==> run G <==
==> flow/design.v <==
module pe (
    input clk, en,
    input      [7:0] a, b,
    output reg [15:0] out
);
    always @(posedge clk) begin
        if (en) begin
            out <= a*b;
        end else begin  
            out <= 0;
        end
    end
endmodule
module cu_engine (
    input  clk, nrst,
    input  [71:0] filter, 
    input  [23:0] data_in,
    input  [ 8:0] pe_en_ctrl,
    output [15:0] pe_out
);
    reg [23:0] dff [0:1];
    wire [143:0] psum;
    pe pe00 (.clk(clk), .en(pe_en_ctrl[0]), .a(data_in[ 7: 0]), .b(filter[ 7: 0]), .out(psum[15: 0]));
    pe pe10 (.clk(clk), .en(pe_en_ctrl[1]), .a(data_in[15: 8]), .b(filter[15: 8]), .out(psum[31:16]));
    pe pe20 (.clk(clk), .en(pe_en_ctrl[2]), .a(data_in[23:16]), .b(filter[23:16]), .out(psum[47:32]));
    pe pe01 (.clk(clk), .en(pe_en_ctrl[3]), .a(dff[0][ 7: 0]), .b(filter[31:24]), .out(psum[63:48]));
    pe pe11 (.clk(clk), .en(pe_en_ctrl[4]), .a(dff[0][15: 8]), .b(filter[39:32]), .out(psum[79:64]));
    pe pe21 (.clk(clk), .en(pe_en_ctrl[5]), .a(dff[0][23:16]), .b(filter[47:40]), .out(psum[95:80]));
    pe pe02 (.clk(clk), .en(pe_en_ctrl[6]), .a(dff[1][ 7: 0]), .b(filter[55:48]), .out(psum[111: 96]));
    pe pe12 (.clk(clk), .en(pe_en_ctrl[7]), .a(dff[1][15: 8]), .b(filter[63:56]), .out(psum[127:112]));
    pe pe22 (.clk(clk), .en(pe_en_ctrl[8]), .a(dff[1][23:16]), .b(filter[71:64]), .out(psum[143:128]));
    always @(posedge clk) begin
        if (!nrst) begin
            dff[0] <= 0;
            dff[1] <= 0;
        end else begin
            dff[0] <= data_in;
            dff[1] <= dff[0]; 
        end
    end
    assign pe_out = psum[15:0] + psum[31:16] + psum[47:32] + psum[63:48] + psum[79:64] + psum[95:80] + psum[111:96] + psum[127:112] + psum[143:128];
endmodule
==> flow/run.sh <==
#!/bin/bash
# the make line also repeats each setting of config.mk as NAME=value (left out here)
make -C /OpenROAD-flow-scripts/flow DESIGN_CONFIG=/design/flow/config.mk WORK_HOME=/design/flow/orfs CLKGATE_MAP_FILE= finish
==> flow/config.mk <==
export PLATFORM = sky130hd
export DESIGN_NAME = cu_engine
export DESIGN_NICKNAME = cu_engine
export VERILOG_FILES = /design/flow/design.v
export SDC_FILE = /design/flow/constraint.sdc
export NUM_CORES = 4
export LEC_CHECK = 0
export CAP_MARGIN = 20
export CELL_PAD_IN_SITES_DETAIL_PLACEMENT = 0
export CELL_PAD_IN_SITES_GLOBAL_PLACEMENT = 0
export CORE_ASPECT_RATIO = 0.91
export CORE_MARGIN = 2
export CORE_UTILIZATION = 72
export CTS_CLUSTER_DIAMETER = 43
export CTS_CLUSTER_SIZE = 37
export GPL_ROUTABILITY_DRIVEN = 1
export GPL_TIMING_DRIVEN = 1
export HOLD_SLACK_MARGIN = 0.28
export MAX_ROUTING_LAYER = met4
export MIN_ROUTING_LAYER = met1
export PLACE_DENSITY_LB_ADDON = 0.29
export SETUP_SLACK_MARGIN = -0.37
export SLEW_MARGIN = 20
==> flow/constraint.sdc <==
create_clock -name core_clock -period 3.63 [get_ports {clk}]
set_input_delay 0.7260 -clock core_clock [delete_from_list [all_inputs] [get_ports {clk}]]
set_output_delay 0.7260 -clock core_clock [all_outputs]
set_load 0.01 [all_outputs]
==> inputs of run A, as changes to run G <==
- ABC_AREA: default -> 1
- CELL_PAD_IN_SITES_DETAIL_PLACEMENT: 0 -> default
- CELL_PAD_IN_SITES_GLOBAL_PLACEMENT: 0 -> default
- CORE_ASPECT_RATIO: 0.91 -> default
- CTS_CLUSTER_DIAMETER: 43 -> default
- CTS_CLUSTER_SIZE: 37 -> default
- GPL_ROUTABILITY_DRIVEN: 1 -> 0
- GPL_TIMING_DRIVEN: 1 -> default
- HOLD_SLACK_MARGIN: 0.28 -> default
- MAX_ROUTING_LAYER: met4 -> default
- MIN_ROUTING_LAYER: met1 -> default
- PLACE_DENSITY_LB_ADDON: 0.29 -> default
- SETUP_SLACK_MARGIN: -0.37 -> default
- TNS_END_PERCENT: default -> 10
==> flow/constraint.sdc (replaced) <==
create_clock -name core_clock -period 3.7 [get_ports {clk}]
set_input_delay 0.7400 -clock core_clock [delete_from_list [all_inputs] [get_ports {clk}]]
set_output_delay 0.7400 -clock core_clock [all_outputs]
set_load 0.01 [all_outputs]
==> inputs of run R, as changes to run G <==
- CELL_PAD_IN_SITES_DETAIL_PLACEMENT: 0 -> default
- CELL_PAD_IN_SITES_GLOBAL_PLACEMENT: 0 -> default
- CORE_ASPECT_RATIO: 0.91 -> default
- CORE_UTILIZATION: 72 -> 66
- CTS_CLUSTER_DIAMETER: 43 -> default
- CTS_CLUSTER_SIZE: 37 -> default
- GPL_ROUTABILITY_DRIVEN: 1 -> default
- GPL_TIMING_DRIVEN: 1 -> default
- HOLD_SLACK_MARGIN: 0.28 -> default
- MAX_ROUTING_LAYER: met4 -> default
- MIN_ROUTING_LAYER: met1 -> default
- PLACE_DENSITY_LB_ADDON: 0.29 -> default
- SETUP_SLACK_MARGIN: -0.37 -> default
==> flow/constraint.sdc (replaced) <==
create_clock -name core_clock -period 5.08 [get_ports {clk}]
set_input_delay 1.0160 -clock core_clock [delete_from_list [all_inputs] [get_ports {clk}]]
set_output_delay 1.0160 -clock core_clock [all_outputs]
set_load 0.01 [all_outputs]
==> qor summary <==
quantity                                                              run G                     run A                     run R
Worst setup slack after layout                                            -                  -1.72 ns                 -0.670 ns
Logic depth of the worst path, buffers included                           -                        15                        17
Number of buffers inserted to repair setup after CTS                     48                         2                         6
Logic share of the area                                                   -                     59.3%                     66.0%
Outcome                                                      did not finish  finished with violations  finished with violations
Last stage reached                                                  5_1_grt                         -                         -
Reasons for failing layout checks                                         -              setup timing              setup timing
Count of unresolved DRC violations after routing                          -                         0                         0
Worst hold-check path type                                                -                 in -> reg                reg -> reg
Detail-routed net length per standard cell                                -                   18.7 µm                   16.5 µm
Synthesized-area fraction occupied by and/or/nand/nor cells           18.9%                     15.2%                     18.9%
Final HPWL from detailed placement                                 60600 µm                  62600 µm                  53000 µm
Cell area after technology mapping                                26800 µm²                 28500 µm²                 26800 µm²
Overall routed net length                                                 -                  89600 µm                  62900 µm
Seq/total area                                                            -                     11.1%                     12.1%
Routed vias/inst                                                          -                      5.66                      5.40
Proportion of power drawn by the clock network                            -                      5.7%                      6.9%
Die W                                                                206 µm                    203 µm                    206 µm
Power Combinational                                                       -                  30300 µW                  16200 µW
Metal-1 WL                                                                -                  30400 µm                  25700 µm
Fraction of power consumed by combinational cells                         -                     86.8%                     83.2%
FF-to-FF Start                                                            -                dff[0][20]                dff[0][21]
Hold Startpoint                                                           -               data_in[13]                dff[0][23]
Std-Cell Core Area                                                36800 µm²                 38800 µm²                 39900 µm²
Final GP Congestion                                                    1.00                         -                      1.01
Power figures rest on the tool's default switching activity, not on a simulated workload.
